==> 03-13: inputs <==
==> flow/design.v <==
module cpu_design (reset, clock, write_read, M_address, M_data_in, M_data_out,overflow,status);
input reset,clock;
input[7:0] M_data_in;
output reg write_read,overflow;
output reg [7:0] M_data_out;
output reg[11:0] M_address;
reg[15:0] IR;
reg[7:0] MDR;
reg[11:0] MAR,PC;
reg [7:0]R0;
reg [7:0]R1;
reg [7:0]R2;
reg [7:0]R3;
reg [7:0]A;
reg [8:0]F;
output reg[2:0] status;
parameter idle=4'b0000, load=4'b0001, move=4'b0010, add=4'b0011, sub=4'b0100, AND=4'b0101;
parameter OR=4'b0110, XOR=4'b0111, shrp=4'b1000, shlp=4'b1001, swap=4'b1010, jmp=4'b1011;
parameter jz=4'b1100, read=4'b1101, write=4'b1110, stop=4'b1111; 
always@(*)  
begin
	if((reset==1)&&(status==3)&&(IR[15:12]==write)) 
		write_read=1'b1; 
	else
		write_read=1'b0; 
	M_address=MAR;
	M_data_out=MDR;
	overflow=F[8]^F[7];
 end
always @(negedge clock or negedge reset) 
begin
	if(reset==1'b0)
	begin
		MAR<=12'b000000000000;
		status<=3'b000; 
	end
	else  
		case (status)
			3'b000: begin
						status<=3'b001;
						MAR<=PC;
						case(IR[9:8])
							2'b00: A<=R0;
							2'b01: A<=R1;
							2'b10: A<=R2;
							2'b11: A<=R3;
						endcase
					end
			3'b001: begin
						if(IR[15:12]==stop)status<=1;
						else if (IR[15:12]==swap|| (IR[15:12]==jmp)|| IR[15:12]==jz || IR[15:12]==read || IR[15:12]==write) 
							status<=3'b010;
						else
							status<=3'b000;
					end
			3'b010:begin 
						if(IR[15:12]==swap)
							status <= 3'b000;
						else if ((IR[15:12]==jmp)||(IR[15:12]==read)||(IR[15:12]==write))
						begin
							MAR <= IR[11:0];
							status <= 3'b011;
						end
						else if((IR[15:12]==jz)&& (R0[7:0] == 8'b0000_0000)) 
						begin
							MAR <= IR[11:0];
							status <= 3'b011;
						end
						else
						begin
							MAR <= PC;
							status <= 3'b011;
						end
					end
			3'b011:begin
						if((IR[15:12]==write) || (IR[15:12]==read))
						begin
							MAR<=PC;
							status<=3'b100;
						end
						else
							status<=3'b000;
					 end
			3'b100:begin
						status<=3'b000;
					 end
			default:status<=3'b000;
		endcase
end
always@(posedge clock or negedge reset) 
begin
	if(reset==1'b0) 
	begin
		IR<=16'h0000;
		PC<=12'b000000000000;
		MDR<=8'b00000000;
		R0<=8'b00000000;
		R1<=8'b00000000;
		R2<=8'b00000000;
		F=9'b000000000;
		R3<=8'b00000000; 
	end
	else
	begin
		case (status)
			3'b000: begin
						IR[15:8]<=M_data_in;
						IR[7:0]<=8'b00000000; 
						PC<=PC+12'b000000000001; 
					end  
			3'b001: begin  
						case(IR[15:12]) 
							load: R0<={4'b0000,IR[11:8]}; 
							swap:begin
									case(IR[11:10])
										2'b00:begin
													case(IR[9:8])
														2'b00:R0<=R0;
														2'b01:R1<=R0;
														2'b10:R2<=R0;
														2'b11:R3<=R0;
													endcase
												end
										2'b01:begin
													case(IR[9:8])
														2'b00:R0<=R1;
														2'b01:R1<=R1;
														2'b10:R2<=R1;
														2'b11:R3<=R1;
													endcase
												end
										2'b10:begin
													case(IR[9:8])
														2'b00:R0<=R2;
														2'b01:R1<=R2;
														2'b10:R2<=R2;
														2'b11:R3<=R2;
													endcase
												end
										2'b11:begin
													case(IR[9:8])
														2'b00:R0<=R3;
														2'b01:R1<=R3;
														2'b10:R2<=R3;
														2'b11:R3<=R3;
													endcase
												end
									endcase
								  end
							shlp:begin 
									case(IR[11:10]) 
										2'b00:R0<=R0<<1;
										2'b01:R1<=R1<<1;
										2'b10:R2<=R2<<1;
										2'b11:R3<=R3<<1;
									endcase
								  end
							shrp:begin
									case(IR[11:10]) 
										2'b00:R0<=R0>>1;
										2'b01:R1<=R1>>1;
										2'b10:R2<=R2>>1;
										2'b11:R3<=R3>>1;
									endcase
								  end
							add:begin
									case(IR[11:10])
										2'b00:begin
													F=A+R0;
													R0<=F[7:0];
												end
										2'b01:begin
													F=A+R1;
													R1<=F[7:0];
												end
										2'b10:begin
													F=A+R2;
													R2<=F[7:0];
												end
										2'b11:begin
													F=A+R3;
													R3<=F[7:0];
												end
									endcase
								 end
							sub:begin
									case(IR[11:10])
										2'b00:begin
													F=R0-A;
													R0<=F[7:0];
												end
										2'b01:begin
													F=R1-A;
													R1<=F[7:0];
												end
										2'b10:begin
													F=R2-A;
													R2<=F[7:0];
												end
										2'b11:begin
													F=R3-A;
													R3<=F[7:0];
												end
									endcase
								 end
							move:begin
										case(IR[11:10])
											2'b00:R0<=A;
											2'b01:R1<=A;
											2'b10:R2<=A;
											2'b11:R3<=A;
										endcase
								  end
							AND:begin
									case(IR[11:10])
										2'b00:R0=R0 & A;
										2'b01:R1=R1 & A;
										2'b10:R2=R2 & A;
										2'b11:R3=R3 & A;
									endcase
								 end
							OR:begin
									case(IR[11:10])
										2'b00:R0=R0 | A;
										2'b01:R1=R1 | A;
										2'b10:R2=R2 | A;
										2'b11:R3=R3 | A;
									endcase
								end
							XOR:begin
									case(IR[11:10])
										2'b00:R0=R0 ^ A;
										2'b01:R1=R1 ^ A;
										2'b10:R2=R2 ^ A;
										2'b11:R3=R3 ^ A;
									endcase
								 end
							default:;
						endcase
					end 
			3'b010:begin
						case(IR[15:12])
							swap:begin
									case(IR[11:10])
										2'b00:R0<=A;
										2'b01:R1<=A;
										2'b10:R2<=A;
										2'b11:R3<=A;
									endcase
								  end
							read:begin
									IR[7:0]<=M_data_in;
									PC<=PC+12'b000000000001;
								  end
							write:begin
										IR[7:0]<=M_data_in;
										PC<=PC+12'b000000000001;
										MDR<=R0;
									end
							jmp:begin
									IR[7:0]<=M_data_in;
									PC<=PC+12'b000000000001;
								 end
							jz:begin
									IR[7:0]<=M_data_in;
									PC<=PC+12'b000000000001;
								end
						endcase
					 end
			3'b011:begin
						case(IR[15:12])
							jmp:begin
										PC<=IR[11:0];
									end
							jz:begin
									if(R0==8'b00000000)
										PC<=IR[11:0];
								end
							read:begin
									R0<=M_data_in;
								end
							default:;
						endcase
					 end
			3'b100:begin
					 end
			default:; 
		endcase
	end
end 
endmodule
==> flow/run.sh <==
#!/bin/bash
# the make line also repeats each setting of config.mk as NAME=value (left out here)
make -C /OpenROAD-flow-scripts/flow DESIGN_CONFIG=/design/flow/config.mk WORK_HOME=/design/flow/orfs CLKGATE_MAP_FILE= finish
==> flow/config.mk <==
export PLATFORM = sky130hd
export DESIGN_NAME = cpu_design
export DESIGN_NICKNAME = cpu_design
export VERILOG_FILES = /design/flow/design.v
export SDC_FILE = /design/flow/constraint.sdc
export NUM_CORES = 4
export LEC_CHECK = 0
export ABC_AREA = 1
export CAP_MARGIN = 20
export CORE_MARGIN = 2
export CORE_UTILIZATION = 66
export CTS_CLUSTER_DIAMETER = 247
export CTS_CLUSTER_SIZE = 99
export PLACE_DENSITY = 0.38
export SLEW_MARGIN = 20
export TNS_END_PERCENT = 20
==> flow/constraint.sdc <==
create_clock -name core_clock -period 4.27 [get_ports {clock}]
set_input_delay 0.8540 -clock core_clock [delete_from_list [all_inputs] [get_ports {clock}]]
set_output_delay 0.8540 -clock core_clock [all_outputs]
set_load 0.01 [all_outputs]
==> 07-23: changes against 03-13 <==
==> flow/config.mk (replaced) <==
export PLATFORM = sky130hd
export DESIGN_NAME = cpu_design
export DESIGN_NICKNAME = cpu_design
export VERILOG_FILES = /design/flow/design.v
export SDC_FILE = /design/flow/constraint.sdc
export NUM_CORES = 4
export LEC_CHECK = 0
export CAP_MARGIN = 25
export CELL_PAD_IN_SITES_GLOBAL_PLACEMENT = 1
export CORE_MARGIN = 3
export CORE_UTILIZATION = 40
export CTS_CLUSTER_SIZE = 100
export HOLD_SLACK_MARGIN = -0.04
export SLEW_MARGIN = 20
==> flow/constraint.sdc (replaced) <==
create_clock -name core_clock -period 8.0 [get_ports {clock}]
set_input_delay 1.6000 -clock core_clock [delete_from_list [all_inputs] [get_ports {clock}]]
set_output_delay 1.6000 -clock core_clock [all_outputs]
set_load 0.01 [all_outputs]
==> comparison <==
07-23 went through all stages and came out clean. 03-13 finished with setup timing left.
Against 07-23, the non-clock buffer count of 03-13 is higher by 117.
In flip-flop count, 07-23 and 03-13 do not differ.
Against 07-23, the global-route usage of 03-13 is higher by 19 points.
Against 03-13, the die area of 07-23 is higher by 64%.
In 07-23 the wire length is lower than in 03-13, by 0.71%.
In clock-buffer cell count, 03-13 and 07-23 do not differ.
Against 03-13, the synthesized area of 07-23 is smaller by 1.5%.
